== zinc ==
// fpga3
module fpga3(
    input [3:0] SW,
    input rot_A, input rot_B, input rot_dwn,
    input BTN0, input BTN1, input BTN2,
    input reset, input clk,
    output [7:0] LED,
	 output R, output G, output B,
	 output h_sync, output v_sync
    );
Size in the first run: about 6200 cells after synthesis, about 58 flip-flops, ~0.044 mm^2 of cells after synthesis.
make LEC_CHECK=0 ABC_AREA=1 CAP_MARGIN=40 CORE_ASPECT_RATIO=0.5 CORE_MARGIN=2 CORE_UTILIZATION=57 CTS_CLUSTER_DIAMETER=333 CTS_CLUSTER_SIZE=100 GPL_ROUTABILITY_DRIVEN=0 PLACE_DENSITY=0.86 SLEW_MARGIN=20 TNS_END_PERCENT=5 finish   # period 50.0 ns
run.sh (not shown) runs the stock make flow with config.mk's settings and CLKGATE_MAP_FILE=.
zinc: full flow OK, the timing, DRC and antenna checks passed
The inputs of pepper differ from those of zinc as listed below.
Settings: changing TNS_END_PERCENT from 5 to 40; removing ABC_AREA (formerly 1); changing CTS_CLUSTER_DIAMETER from 333 to 169; changing CORE_UTILIZATION from 57 to 40; removing CORE_ASPECT_RATIO (formerly 0.5); removing PLACE_DENSITY (formerly 0.86); changing CAP_MARGIN from 40 to 20.
--- outcome ---
The netlist area before placement reported for pepper is smaller than that of zinc by 0.0016 mm^2. Per the comparison of pepper with zinc, proportion of cell area spent on the clock network saw little to no change, detailed-routed wire length on met2 saw an increase, adder and majority cell fraction of the synthesized area saw an increase. pepper vs zinc: number of signal-net buffers in the layout up by more than a quarter. In the tables for zinc and pepper, routed length on met1 reads higher with pepper. In pepper, setup slack of the critical path after layout is lower than in zinc.
What willow does differently from pepper at the input level:
Settings: MAX_ROUTING_LAYER now met4, previously not set; CTS_CLUSTER_SIZE no longer set, was 100; ABC_AREA now 1, previously not set; CTS_CLUSTER_DIAMETER no longer set, was 169; CORE_UTILIZATION now 21, was 40; PLACE_DENSITY_LB_ADDON now 0.15, previously not set; CAP_MARGIN now 0, was 20; SLEW_MARGIN now 15, was 20; CELL_PAD_IN_SITES_GLOBAL_PLACEMENT now 3, previously not set; TNS_END_PERCENT now 35, was 40.
==> results <==
Of the two values seen for master of the slowest instance on the critical path, sky130_fd_sc_hd__nor4_1 was produced by pepper and sky130_fd_sc_hd__dfrtn_1 by willow. pepper reports its highest metal layer with signal wires as met5 while willow reports met4. willow against pepper; number of nets in the layout is up by more than 10%. There was hardly any difference in number of iterations in the first detailed-routing pass between willow and pepper. [compare] base=pepper new=willow: DRC marker count from the first detailed-route iteration decreased 485, global-route usage decreased 5.7 points, post-synthesis share of cell area spent on and-or and or-and gates decreased 7.2 points.
Relative to willow, the following input files were edited for quartz:
Settings: CAP_MARGIN changed from 0 to 5; CTS_CLUSTER_DIAMETER newly set to 337; PLACE_DENSITY_LB_ADDON removed (was 0.15); CELL_PAD_IN_SITES_GLOBAL_PLACEMENT changed from 3 to 1; PLACE_DENSITY newly set to 0.43; SLEW_MARGIN changed from 15 to 20; CTS_CLUSTER_SIZE newly set to 98; CORE_UTILIZATION changed from 21 to 26; MAX_ROUTING_LAYER removed (was met4).
- Across both runs, slew at the pin closest to its max-slew limit was higher for quartz than for willow.
- Changes observed in quartz relative to willow: number of vias in the routed layout decreased by 546 relative to the old numbers; number of cells on the critical path increased by 1 relative to the old numbers.
- quartz ran to completion and came out clean on the timing, DRC and antenna checks.
- As of quartz, per-cell routed wire length had fallen slightly compared to willow.
- quartz vs willow: core box area down by more than 10%
- Routed wire in quartz totals less than in willow.
- willow and quartz ended up with nearly the same combined area of the multi-input logic cells.
> inputs changed (quartz -> ember)
Settings: removing CELL_PAD_IN_SITES_GLOBAL_PLACEMENT (formerly 1); removing GPL_ROUTABILITY_DRIVEN (formerly 0); changing CAP_MARGIN from 5 to 20; setting GPL_TIMING_DRIVEN to 0 for the first time; removing TNS_END_PERCENT (formerly 35); changing CORE_UTILIZATION from 26 to 40; removing CTS_CLUSTER_DIAMETER (formerly 337); removing PLACE_DENSITY (formerly 0.43); removing CTS_CLUSTER_SIZE (formerly 98).
## What came out
- Critical path depth on ember is up relative to quartz.
- Tally of filler cells in the layout shrinks by more than a quarter when moving from quartz to ember.
- Diff quartz -> ember: post-placement cell area has decreased.
The following lists how yarrow was set up differently from ember:
Settings: CELL_PAD_IN_SITES_GLOBAL_PLACEMENT now 1, previously not set; CORE_ASPECT_RATIO now 0.5, previously not set; TNS_END_PERCENT now 35, previously not set; CORE_UTILIZATION now 61, was 40; CTS_CLUSTER_SIZE now 98, previously not set; GPL_TIMING_DRIVEN no longer set, was 0; CAP_MARGIN now 5, was 20; CTS_CLUSTER_DIAMETER now 337, previously not set; PLACE_DENSITY now 0.43, previously not set.
==> results <==
- yarrow was carried through to the last stage, and its layout satisfied the timing, DRC and antenna checks.
- ember went all the way through synthesis, placement and routing and the layout is clean on timing, DRC and antenna.
- Destination of the critical timing path: R -> ember, G -> yarrow
- Going from ember to yarrow, number of antenna violations at the first check in global routing now larger, number of non-clock buffers shows a reduction of 9, routed wire length increased 0.72%.

Starting RTL as in the previous note.
## fpga3
module fpga3(
    input [3:0] SW,
    input rot_A, input rot_B, input rot_dwn,
    input BTN0, input BTN1, input BTN2,
    input reset, input clk,
    output [7:0] LED,
	 output R, output G, output B,
	 output h_sync, output v_sync
    );
reg[10:0] H_scan,V_scan;
wire H_on , V_on;
wire[10:0] X_pix , Y_pix;
reg RR , GG , BB;
reg[2:0] pattn;
reg[3:0] rot_indx;
reg[19:0] debcnt;
reg scal2;
wire scal1,scal_change;
reg[2:0] pattn_scal;
reg dett_A,dett_B,deb_A,deb_B,deb_AA;
wire[10:0] RAD;
reg[10:0] X_cntr;
wire R210,R220,R230,R240,R250,R212,R214,R216 ;
wire G210,G220,G230,G240,G250,G212,G214,G216;
wire B210,B220,B230,B240,B250,B212,B214,B216;
always@(posedge reset or posedge clk)
	if(reset)
		H_scan<= 11'h000;
	else if(H_scan== 11'd1040)
		H_scan<= 11'h001;
	else
		H_scan<= H_scan+11'h001; 
always@(posedge reset or posedge clk)
	if(reset)
		V_scan<= 11'h000;
	else if(V_scan== 11'd666 && H_scan== 11'd1040 )
		V_scan<= 11'h001;
	else if(H_scan== 11'd1040)
		V_scan<= V_scan+11'h001; 
	else
		V_scan<= V_scan;
assign  H_on= (H_scan>= 11'd0105 && H_scan<= 11'd0904);
assign  V_on= (V_scan>= 11'd0023 && V_scan<= 11'd0622);
assign  h_sync= ~(H_scan>= 11'd0921 && H_scan<= 11'd1040);
assign  v_sync= ~(V_scan>= 11'd0659 && V_scan<= 11'd0666);
assign  X_pix= (H_scan>=11'd0105 && H_scan<=11'd0904)? H_scan - 11'd0105 : 11'd0000;
assign  Y_pix= (V_scan>=11'd0023 && V_scan<=11'd0622)? V_scan - 11'd0023 : 11'd0000;
assign  R= RR;
assign  G= GG;            			  
assign  B= BB;
always@(*)
	if(~H_on || ~V_on || ~SW[0])
		RR=1'b0;
	else if(pattn==3'b001 && ((X_pix>=11'd0001 && X_pix<=11'd0300) || (X_pix>=11'd0601 && X_pix<=11'd0700)))
		RR= 1'b1;
	else if(pattn==3'b010)
		case({pattn_scal, rot_indx})  
			7'b0010000,7'b0010100:RR= R210;
			7'b0010001,7'b0010101:RR= R212; 
  ...
export LEC_CHECK = 0
export CAP_MARGIN = 20
export CELL_PAD_IN_SITES_GLOBAL_PLACEMENT = 0
export CORE_ASPECT_RATIO = 0.7
export CORE_MARGIN = 3
export CORE_UTILIZATION = 70
export CTS_CLUSTER_SIZE = 32
export GPL_TIMING_DRIVEN = 1
export MAX_ROUTING_LAYER = met4
export PLACE_DENSITY = 0.61
export SETUP_SLACK_MARGIN = -0.9
export SLEW_MARGIN = 20
export TNS_END_PERCENT = 35
create_clock -name core_clock -period 35.4 [get_ports {clk}]
The first run reached the layout checks and failed them: setup timing.
==> next run, changes <==
==> flow/config.mk (replaced) <==
export PLATFORM = sky130hd
export DESIGN_NAME = fpga3
export DESIGN_NICKNAME = fpga3
export VERILOG_FILES = /design/flow/design.v
export SDC_FILE = /design/flow/constraint.sdc
export NUM_CORES = 4
export LEC_CHECK = 0
export ABC_AREA = 1
export CAP_MARGIN = 20
export CORE_MARGIN = 2
export CORE_UTILIZATION = 72
export SLEW_MARGIN = 20
==> flow/constraint.sdc (replaced) <==
create_clock -name core_clock -period 61.7 [get_ports {clk}]
set_input_delay 12.3400 -clock core_clock [delete_from_list [all_inputs] [get_ports {clk}]]
set_output_delay 12.3400 -clock core_clock [all_outputs]
set_load 0.01 [all_outputs]
=>
- The changed run produced a clean layout
- worst setup slack is better by 7300 ps
- clock skew went down by 6.0 ps
- sequential share of layout area barely changes
- register-to-register slack is better by 13000 ps
- routed wire length went up by a few percent
- cell count went up by about a fifth
- flip-flop count is unchanged
- final area went up slightly
==> next run, changes <==
--- a/flow/config.mk
+++ b/flow/config.mk
@@ -10,3 +10,4 @@
 export CORE_MARGIN = 2
-export CORE_UTILIZATION = 72
+export CORE_UTILIZATION = 52
+export CTS_CLUSTER_SIZE = 95
 export SLEW_MARGIN = 20
==> flow/constraint.sdc (replaced) <==
create_clock -name core_clock -period 30.6 [get_ports {clk}]
set_input_delay 6.1200 -clock core_clock [delete_from_list [all_inputs] [get_ports {clk}]]
set_output_delay 6.1200 -clock core_clock [all_outputs]
set_load 0.01 [all_outputs]
What happened: The changed run finished but failed the layout checks on setup timing; wire length rises by 4.3%; register-to-register slack degrades by 16000 ps; sequential cell count is unchanged; die area rises by 38%.
==> next run, changes <==
--- a/flow/config.mk
+++ b/flow/config.mk
@@ -7,7 +7,5 @@
 export LEC_CHECK = 0
-export ABC_AREA = 1
 export CAP_MARGIN = 20
 export CORE_MARGIN = 2
-export CORE_UTILIZATION = 52
-export CTS_CLUSTER_SIZE = 95
+export CORE_UTILIZATION = 40
 export SLEW_MARGIN = 20
==> flow/constraint.sdc (replaced) <==
create_clock -name core_clock -period 50.0 [get_ports {clk}]
set_input_delay 10.0000 -clock core_clock [delete_from_list [all_inputs] [get_ports {clk}]]
set_output_delay 10.0000 -clock core_clock [all_outputs]
set_load 0.01 [all_outputs]
Result:
- The changed run passed the timing, DRC and antenna checks
- die size came out higher by 25%
- design area came out lower by 8.1%
- synthesized area came out lower by 3.7%
- worst setup slack improves by 1800 ps
- hold slack improves by 12 ps
- routed wire length came out lower by 7.1%
- cell count came out lower by 14%
==> next run, changes <==
--- a/flow/config.mk
+++ b/flow/config.mk
@@ -7,5 +7,11 @@
 export LEC_CHECK = 0
-export CAP_MARGIN = 20
+export ABC_AREA = 1
+export CAP_MARGIN = 5
+export CELL_PAD_IN_SITES_GLOBAL_PLACEMENT = 1
 export CORE_MARGIN = 2
 export CORE_UTILIZATION = 40
+export CTS_CLUSTER_DIAMETER = 337
+export CTS_CLUSTER_SIZE = 98
+export PLACE_DENSITY = 0.43
 export SLEW_MARGIN = 20
+export TNS_END_PERCENT = 35
Area after synthesis is higher by a few percent.
Via count is higher by a few percent.
Wire length is higher by about a fifth.
Worst hold slack loses 10 ps.
Final area is higher by a few percent.
Global-route usage is higher by 2.7 points.
Synthesized cell count is higher by about a fifth.
Utilization is higher by 0.22 points.

fpga3 again, from the RTL that the note above started with.
## fpga3
module fpga3(
    input [3:0] SW,
    input rot_A, input rot_B, input rot_dwn,
    input BTN0, input BTN1, input BTN2,
    input reset, input clk,
    output [7:0] LED,
	 output R, output G, output B,
	 output h_sync, output v_sync
    );
export LEC_CHECK = 0
export ABC_AREA = 1
export CAP_MARGIN = 20
export CORE_ASPECT_RATIO = 0.5
export CORE_MARGIN = 2
export CORE_UTILIZATION = 61
export CTS_CLUSTER_DIAMETER = 333
export CTS_CLUSTER_SIZE = 100
export GPL_ROUTABILITY_DRIVEN = 0
export PLACE_DENSITY = 0.78
export SLEW_MARGIN = 20
export TNS_END_PERCENT = 40
create_clock -name core_clock -period 50.0 [get_ports {clk}]
The baseline completed without violations.
Then changed:
- CAP_MARGIN: 20 -> 5
- CELL_PAD_IN_SITES_GLOBAL_PLACEMENT: not set -> 1
- CORE_UTILIZATION: 61 -> 45
- CTS_CLUSTER_DIAMETER: 333 -> 337
- CTS_CLUSTER_SIZE: 100 -> 98
- PLACE_DENSITY: 0.78 -> 0.43
- TNS_END_PERCENT: 40 -> 35
Effect: The changed run passed the timing, DRC and antenna checks. Global-route usage falls by 5.1 points. Area after synthesis does not change. Worst hold slack loses 0.0042 ns.
Then changed:
- CAP_MARGIN: 5 -> 20
- CELL_PAD_IN_SITES_GLOBAL_PLACEMENT: 1 -> not set
- CORE_UTILIZATION: 45 -> 57
- CTS_CLUSTER_DIAMETER: 337 -> 333
- CTS_CLUSTER_SIZE: 98 -> 100
- PLACE_DENSITY: 0.43 -> 0.86
- TNS_END_PERCENT: 35 -> 5
What happened: Count of clock-buffer cells in the layout increases by 6. Die size goes down by 21%. Cell area went down by 0.85%. Worst setup slack gains 0.16 ns. Register-to-register slack improved by 0.13 ns. Synthesized area stays the same. Critical path depth stays the same. Wire length goes down by 15%.
Then changed:
- CAP_MARGIN: 20 -> 10
- CELL_PAD_IN_SITES_GLOBAL_PLACEMENT: not set -> 3
- CORE_ASPECT_RATIO: 0.5 -> not set
- CORE_UTILIZATION: 57 -> 21
- CTS_CLUSTER_DIAMETER: 333 -> not set
- CTS_CLUSTER_SIZE: 100 -> not set
- MAX_ROUTING_LAYER: not set -> met4
- PLACE_DENSITY: 0.86 -> 0.76
- SLEW_MARGIN: 20 -> 15
- TNS_END_PERCENT: 5 -> 40
Outcome:
- cell area went up by a few percent
- count of clock-buffer cells in the layout went down by 5
- global-route usage went down by 15 points
- utilization went down by 37 points
- wire length went up by a quarter to a third
- area after synthesis stays the same

fpga3 again, from the RTL that the note above started with.
==> flow/config.mk <==
export PLATFORM = sky130hd
export DESIGN_NAME = fpga3
export DESIGN_NICKNAME = fpga3
export VERILOG_FILES = /design/flow/design.v
export SDC_FILE = /design/flow/constraint.sdc
export NUM_CORES = 4
export LEC_CHECK = 0
export CAP_MARGIN = 25
export CELL_PAD_IN_SITES_GLOBAL_PLACEMENT = 3
export CORE_ASPECT_RATIO = 1.35
export CORE_MARGIN = 10
export CORE_UTILIZATION = 24
export CTS_CLUSTER_DIAMETER = 264
export CTS_CLUSTER_SIZE = 32
export GPL_ROUTABILITY_DRIVEN = 1
export GPL_TIMING_DRIVEN = 0
export MAX_ROUTING_LAYER = met4
export MIN_ROUTING_LAYER = met1
export PLACE_DENSITY = 0.61
export SETUP_SLACK_MARGIN = 5.0
export SLEW_MARGIN = 30
export TNS_END_PERCENT = 40
==> flow/constraint.sdc <==
create_clock -name core_clock -period 85.5 [get_ports {clk}]
set_input_delay 17.1000 -clock core_clock [delete_from_list [all_inputs] [get_ports {clk}]]
set_output_delay 17.1000 -clock core_clock [all_outputs]
set_load 0.01 [all_outputs]
==> next run, changes <==
CAP_MARGIN = 20   (was 25)
CELL_PAD_IN_SITES_GLOBAL_PLACEMENT = not set   (was 3)
CORE_ASPECT_RATIO = not set   (was 1.35)
CORE_MARGIN = 2   (was 10)
CORE_UTILIZATION = 40   (was 24)
CTS_CLUSTER_DIAMETER = not set   (was 264)
CTS_CLUSTER_SIZE = not set   (was 32)
GPL_ROUTABILITY_DRIVEN = not set   (was 1)
GPL_TIMING_DRIVEN = not set   (was 0)
MAX_ROUTING_LAYER = not set   (was met4)
MIN_ROUTING_LAYER = not set   (was met1)
PLACE_DENSITY = not set   (was 0.61)
SLEW_MARGIN = 20   (was 30)
TNS_END_PERCENT = not set   (was 40)
clock period = 48.5 ns   (was 85.5 ns; I/O delays follow)
- worst setup slack gets worse by 6300 ps
- area after synthesis does not change
- count of clock-buffer cells in the layout increases by 2
- sequential share of layout area hardly moves
- wire length came out lower by 20%
- final area drops by 1.5%
- synthesized cell count is unchanged
